==> inputs of 05-24 <==
==> flow/design.v (excerpt) <==
module SystolicCore(
	input clk,
	input rst,
	input start,
	input mode_conv_mm,
	input isac,
	input isrelu,
	input isbn,
	input [22:0] dfsm_config,
	input all_data_rdy,
	input pe_config_1_1,
	input pe_config_1_2,
	input pe_config_1_3,
	input pe_config_2_1,
	input pe_config_2_2,
	input pe_config_2_3,
	input [7:0] data_horz_1_1,
	input [7:0] data_horz_1_2,
	input [7:0] data_horz_1_3,
	input [7:0] data_horz_2_1,
	input [7:0] data_horz_2_2,
	input [7:0] data_horz_2_3,
	input [7:0] data_obli_1,
	input [7:0] data_obli_2,
	input [7:0] data_obli_3,
	input [7:0] data_obli_4,
	input [7:0] data_obli_5,
	input [7:0] data_obli_6,
	input [15:0] data_bn_1,
	input [15:0] data_bn_2,
	input data_bn_en,
	output data_preread,
	output [7:0] dout_1_1,
	output [7:0] dout_1_2,
	output [7:0] dout_1_3,
	output [7:0] dout_1_4,
	output [7:0] dout_2_1,
	output [7:0] dout_2_2,
	output [7:0] dout_2_3,
	output [7:0] dout_2_4,
	output dout_en_1_1,
	output dout_en_1_2,
	output dout_en_1_3,
	output dout_en_1_4,
	output dout_en_2_1,
	output dout_en_2_2,
	output dout_en_2_3,
	output dout_en_2_4
);
	parameter nCols = 4;
	parameter nRows = 3;
	parameter iWidth = 8;
	parameter oWidth = 8;
	parameter DFSM_MAX_nPERIOD = 512;
	parameter DFSM_MAX_nLMAC = 3072;
	parameter DFSM_MAX_nSHFT = 3;
	logic A_1, A_2, A_3, A_4;
	logic B_1, B_2, B_3, B_4;
	logic C_1, C_2, C_3, C_4;
	logic D_1, D_2, D_3, D_4;
	logic E_1, E_2, E_3, E_4;
	logic F_1, F_2, F_3, F_4;
	logic G_1, G_2, G_3, G_4;
	logic H_1, H_2, H_3, H_4;
	logic dfsm_data_en_1, dfsm_data_en_2, dfsm_data_en_3, dfsm_data_en_4;
  ...
clock: 6.69 ns
lec_check: 0
abc_area: 0
cap_margin: 20
cell_pad_in_sites_global_placement: 0
core_margin: 2
core_utilization: 72
cts_cluster_size: 93
hold_slack_margin: 0.29
place_density_lb_addon: 0.24
setup_slack_margin: -0.63
slew_margin: 20
tns_end_percent: 85
run.sh (not shown) runs the stock make flow with config.mk's settings and CLKGATE_MAP_FILE=.
==> 10-17: changes against 05-24 <==
ABC_AREA = unset   (was 0)
CELL_PAD_IN_SITES_GLOBAL_PLACEMENT = unset   (was 0)
CORE_UTILIZATION = 45   (was 72)
CTS_CLUSTER_SIZE = unset   (was 93)
HOLD_SLACK_MARGIN = unset   (was 0.29)
PLACE_DENSITY = 0.6   (was unset)
PLACE_DENSITY_LB_ADDON = unset   (was 0.24)
SETUP_SLACK_MARGIN = unset   (was -0.63)
TNS_END_PERCENT = unset   (was 85)
==> flow/constraint.sdc (replaced) <==
create_clock -name core_clock -period 12.0 [get_ports {clk}]
set_input_delay 2.4000 -clock core_clock [delete_from_list [all_inputs] [get_ports {clk}]]
set_output_delay 2.4000 -clock core_clock [all_outputs]
set_load 0.01 [all_outputs]
==> 06-28: changes against 05-24 <==
ABC_AREA = unset   (was 0)
CELL_PAD_IN_SITES_GLOBAL_PLACEMENT = unset   (was 0)
CORE_UTILIZATION = 70   (was 72)
CTS_CLUSTER_SIZE = unset   (was 93)
HOLD_SLACK_MARGIN = unset   (was 0.29)
PLACE_DENSITY = 0.6   (was unset)
PLACE_DENSITY_LB_ADDON = unset   (was 0.24)
SETUP_SLACK_MARGIN = unset   (was -0.63)
TNS_END_PERCENT = unset   (was 85)
==> flow/constraint.sdc (replaced) <==
create_clock -name core_clock -period 9.83 [get_ports {clk}]
set_input_delay 1.9660 -clock core_clock [delete_from_list [all_inputs] [get_ports {clk}]]
set_output_delay 1.9660 -clock core_clock [all_outputs]
set_load 0.01 [all_outputs]
==> 12-05: changes against 05-24 <==
ABC_AREA = 1   (was 0)
CORE_UTILIZATION = 71   (was 72)
CTS_CLUSTER_SIZE = 77   (was 93)
HOLD_SLACK_MARGIN = unset   (was 0.29)
PLACE_DENSITY_LB_ADDON = unset   (was 0.24)
SETUP_SLACK_MARGIN = unset   (was -0.63)
==> flow/constraint.sdc (replaced) <==
create_clock -name core_clock -period 2.3 [get_ports {clk}]
set_input_delay 0.4600 -clock core_clock [delete_from_list [all_inputs] [get_ports {clk}]]
set_output_delay 0.4600 -clock core_clock [all_outputs]
set_load 0.01 [all_outputs]
==> results <==
item                                                                         10-17                     12-05                 05-24                 06-28
Part of the total power dissipated in sequential elements                    46.0%                         -                 46.0%                 47.5%
Iteration-0 DRC Markers                                                       4329                         -                  6621                  6065
Detailed-placement wirelength estimate                                   200000 µm                 252000 µm             198000 µm             195000 µm
Part of the total power dissipated in combinational logic                     4.2%                         -                  4.8%                  4.5%
Max-slew violation count                                                         0                         -                     0                     0
Total tool warning count                                                        61                         -                    62                    68
Vias after detailed routing                                                  72.0k                         -                 78.1k                 75.5k
Number of nets in the final layout                                           12.7k                         -                 13.2k                 13.1k
ClkCell Share                                                                5.41%                         -                 5.09%                 4.89%
Non-clock buffering overhead in the final layout                             2.84%                         -                 5.82%                 4.86%
Result of the run                                          complete, no violations    stopped before the end       failed layout checks  failed layout checks
Stage where the flow stopped                                                     -  global routing (5_1_grt)                     -                     -
Layout check failures                                                            -                         -  negative setup slack  negative setup slack
Overall power of the completed layout                                      10.9 mW                         -               19.5 mW               12.9 mW
Comb/total area                                                              57.1%                         -                 56.9%                 57.3%
Number of gates on the worst path with buffers counted                          26                         -                    29                    27
Headroom to the max-slew limit                                               21.4%                         -                 18.7%                 22.8%
Mean Syn Cell Area                                                        9.09 µm²                  7.33 µm²              9.09 µm²              9.09 µm²
Sink of the worst hold path                                 fsm_1.C_dly[1]$_DFF_P_                         -       fsm_1.G$_DFF_P_       fsm_1.D$_DFF_P_

==> run B <==
SystolicCore again, from the RTL that the note above started with.
Settings: LEC_CHECK=0, ABC_AREA=0, CAP_MARGIN=20, CELL_PAD_IN_SITES_GLOBAL_PLACEMENT=0, CORE_MARGIN=2, CORE_UTILIZATION=72, CTS_CLUSTER_SIZE=74, PLACE_DENSITY_LB_ADDON=0.24, SETUP_SLACK_MARGIN=1.99, SLEW_MARGIN=20, TNS_END_PERCENT=85; clock period 6.69 ns.
==> run M: changes against run B <==
- ABC_AREA: 0 -> 1
- CELL_PAD_IN_SITES_GLOBAL_PLACEMENT: 0 -> not set
- CTS_CLUSTER_SIZE: 74 -> 77
- PLACE_DENSITY: not set -> 0.64
- PLACE_DENSITY_LB_ADDON: 0.24 -> not set
- SETUP_SLACK_MARGIN: 1.99 -> not set
- TNS_END_PERCENT: 85 -> not set
==> flow/constraint.sdc (replaced) <==
create_clock -name core_clock -period 6.66 [get_ports {clk}]
set_input_delay 1.3320 -clock core_clock [delete_from_list [all_inputs] [get_ports {clk}]]
set_output_delay 1.3320 -clock core_clock [all_outputs]
set_load 0.01 [all_outputs]
==> qor summary <==
| quantity | run B | run M |
|---|---|---|
| Number of cell rows | 134 | 139 |
| Clock insertion delay at the later pin of the skew report | 810 ps | 850 ps |
| Area fraction in full adders, half adders and majority gates | 0.277 | 0.256 |
| Relative area of clock buffers and inverters in the final design | 0.0510 | 0.0440 |
| Worst min-delay path startpoint | fsm_1.G_dly[1] | fsm_1.H_dly[1] |
| Proportion of power drawn by combinational gates | 0.048 | 0.067 |
| Met3 routed WL | 22,000 um | 34,000 um |
| Yosys top cell area share | 0.303 | 0.281 |
| GRT met2 Usage | 0.640 | 0.700 |
| Switching power | 4.54 mW | 5.00 mW |
| Count of non-CTS buffers in the layout | 763 | 1,055 |
| Pre-CTS setup slack | -2580 ps | -2350 ps |
| Vias per inst | 5.92 | 5.72 |
| Layout overhead on the synthesized area | 15.8% | 19.4% |
| Number of OpenROAD warnings | 62 | 72 |
| Power consumed by combinational cells | 0.932 mW | 1.32 mW |
| Total cells reported by yosys after synthesis | 10,700 | 14,300 |
| Transition at the pin with the smallest max-transition slack | 1120 ps | 1220 ps |
| Clock buffer count in the final layout | 192 | 204 |
| Cells after Synth | 10,700 | 14,300 |
| Outcome | complete, but fails checks | complete, but fails checks |
| Reasons for failing layout checks | setup timing | setup timing |
| Number of well taps | 1,768 | 1,903 |
| Wl on met1 | 104,000 um | 119,000 um |
| Sequential power | 8.97 mW | 9.04 mW |
| Origin of the critical flop-to-flop path | bank_2.p_3_2.data_a_reg[1] | bank_1.p_1_2.data_a_reg[0] |
| Crit path setup slack, layout | -2390 ps | -1920 ps |
| Sw Share | 0.233 | 0.253 |

==> v16 <==
SystolicCore again, from the RTL that the note above started with.
==> flow/config.mk <==
export PLATFORM = sky130hd
export DESIGN_NAME = SystolicCore
export DESIGN_NICKNAME = SystolicCore
export VERILOG_FILES = /design/flow/design.v
export SDC_FILE = /design/flow/constraint.sdc
export NUM_CORES = 4
export LEC_CHECK = 0
export CAP_MARGIN = 20
export CORE_MARGIN = 2
export CORE_UTILIZATION = 72
export CTS_CLUSTER_DIAMETER = 346
export CTS_CLUSTER_SIZE = 10
export PLACE_DENSITY = 0.6
export SETUP_SLACK_MARGIN = 1.09
export SLEW_MARGIN = 20
==> flow/constraint.sdc <==
create_clock -name core_clock -period 6.57 [get_ports {clk}]
set_input_delay 1.3140 -clock core_clock [delete_from_list [all_inputs] [get_ports {clk}]]
set_output_delay 1.3140 -clock core_clock [all_outputs]
set_load 0.01 [all_outputs]
==> v8 (differences from v16) <==
==> flow/config.mk (replaced) <==
export PLATFORM = sky130hd
export DESIGN_NAME = SystolicCore
export DESIGN_NICKNAME = SystolicCore
export VERILOG_FILES = /design/flow/design.v
export SDC_FILE = /design/flow/constraint.sdc
export NUM_CORES = 4
export LEC_CHECK = 0
export ABC_AREA = 1
export CAP_MARGIN = 20
export CELL_PAD_IN_SITES_GLOBAL_PLACEMENT = 0
export CORE_MARGIN = 2
export CORE_UTILIZATION = 72
export CTS_CLUSTER_SIZE = 93
export HOLD_SLACK_MARGIN = 0.29
export PLACE_DENSITY_LB_ADDON = 0.24
export SETUP_SLACK_MARGIN = -0.26
export SLEW_MARGIN = 20
export TNS_END_PERCENT = 85
==> v34 (differences from v16) <==
--- a/flow/config.mk
+++ b/flow/config.mk
@@ -7,9 +7,8 @@
 export LEC_CHECK = 0
 export CAP_MARGIN = 20
 export CORE_MARGIN = 2
-export CORE_UTILIZATION = 72
-export CTS_CLUSTER_DIAMETER = 346
-export CTS_CLUSTER_SIZE = 10
+export CORE_UTILIZATION = 45
+export GPL_ROUTABILITY_DRIVEN = 0
 export PLACE_DENSITY = 0.6
-export SETUP_SLACK_MARGIN = 1.09
 export SLEW_MARGIN = 20
+export TNS_END_PERCENT = 30
==> flow/constraint.sdc (replaced) <==
create_clock -name core_clock -period 12.0 [get_ports {clk}]
set_input_delay 2.4000 -clock core_clock [delete_from_list [all_inputs] [get_ports {clk}]]
set_output_delay 2.4000 -clock core_clock [all_outputs]
set_load 0.01 [all_outputs]
==> v20 (differences from v16) <==
==> flow/config.mk (replaced) <==
export PLATFORM = sky130hd
export DESIGN_NAME = SystolicCore
export DESIGN_NICKNAME = SystolicCore
export VERILOG_FILES = /design/flow/design.v
export SDC_FILE = /design/flow/constraint.sdc
export NUM_CORES = 4
export LEC_CHECK = 0
export CAP_MARGIN = 20
export CORE_MARGIN = 2
export CORE_UTILIZATION = 65
export SLEW_MARGIN = 20
==> flow/constraint.sdc (replaced) <==
create_clock -name core_clock -period 6.14 [get_ports {clk}]
set_input_delay 1.2280 -clock core_clock [delete_from_list [all_inputs] [get_ports {clk}]]
set_output_delay 1.2280 -clock core_clock [all_outputs]
set_load 0.01 [all_outputs]
==> comparison table <==
| metric | v8 | v34 | v20 | v16 |
|---|---|---|---|---|
| Clock tree cell share of total cell area | 0.0438 | 0.0550 | 0.0500 | 0.0398 |
| Worst Max-Slew Pin Slew | 1.22 ns | 1.08 ns | 1.08 ns | 1.10 ns |
| Number of instances resized during post-cts repair | 540 | 0 | 400 | 368 |
| Worst reg2reg endpoint | bank_1.p_2_4.m_reg[7] | bank_1.p_2_1.m_reg[7] | bank_1.p_2_1.m_reg[7] | bank_2.p_2_1.m_reg[7] |
| Power dissipated in the clock network | 9.37 mW | 5.48 mW | 10.3 mW | 8.15 mW |
| WP data required | 5.26 ns | 9.60 ns | 4.91 ns | 5.26 ns |
| Global Route met3 Usage | 0.0860 | 0.0368 | 0.0508 | 0.0598 |
| Crit path top cell by count | sky130_fd_sc_hd__buf_4 | sky130_fd_sc_hd__fa_1 | - | - |
| Post-layout period usage | 1.28 | 0.973 | 1.38 | 1.33 |
| Count of unique library cells instantiated by Yosys | 54 | 82 | 82 | 82 |
| Combinational logic power | 1.31 mW | 0.468 mW | 1.05 mW | 0.965 mW |
| Final cell utilization of the core | 0.858 | 0.506 | 0.762 | 0.832 |
| Result of the run | failed layout checks | timing/DRC/antenna clean | failed layout checks | failed layout checks |
| Layout check failures | negative setup slack | - | negative setup slack | negative setup slack |
| Wire length of the first global-routing pass | 507 mm | 413 mm | 417 mm | 419 mm |
| OpenROAD warning count | 69 | 56 | 62 | 68 |
| Fraction of area in registers | 0.238 | 0.271 | 0.261 | 0.265 |
| Cell count after synthesis | 14.3k | 10.7k | 10.7k | 10.7k |
| Met1 Usage GRT | 0.496 | 0.321 | 0.444 | 0.485 |
| Wire length per cell | 19.4 um | 18.8 um | 19.5 um | 20.3 um |
| Placed instance count | 16.6k | 13.5k | 13.0k | 12.8k |
| Total routing usage reported by global routing | 0.431 | 0.238 | 0.344 | 0.385 |
| Worst-Skew Late Latency | 0.83 ns | 0.81 ns | 0.80 ns | 0.81 ns |
| Met3 layer wire length in the routed design | 31.4 mm | 13.8 mm | 17.3 mm | 19.5 mm |
No activity file was given, so power comes from the tool's default toggle rates.
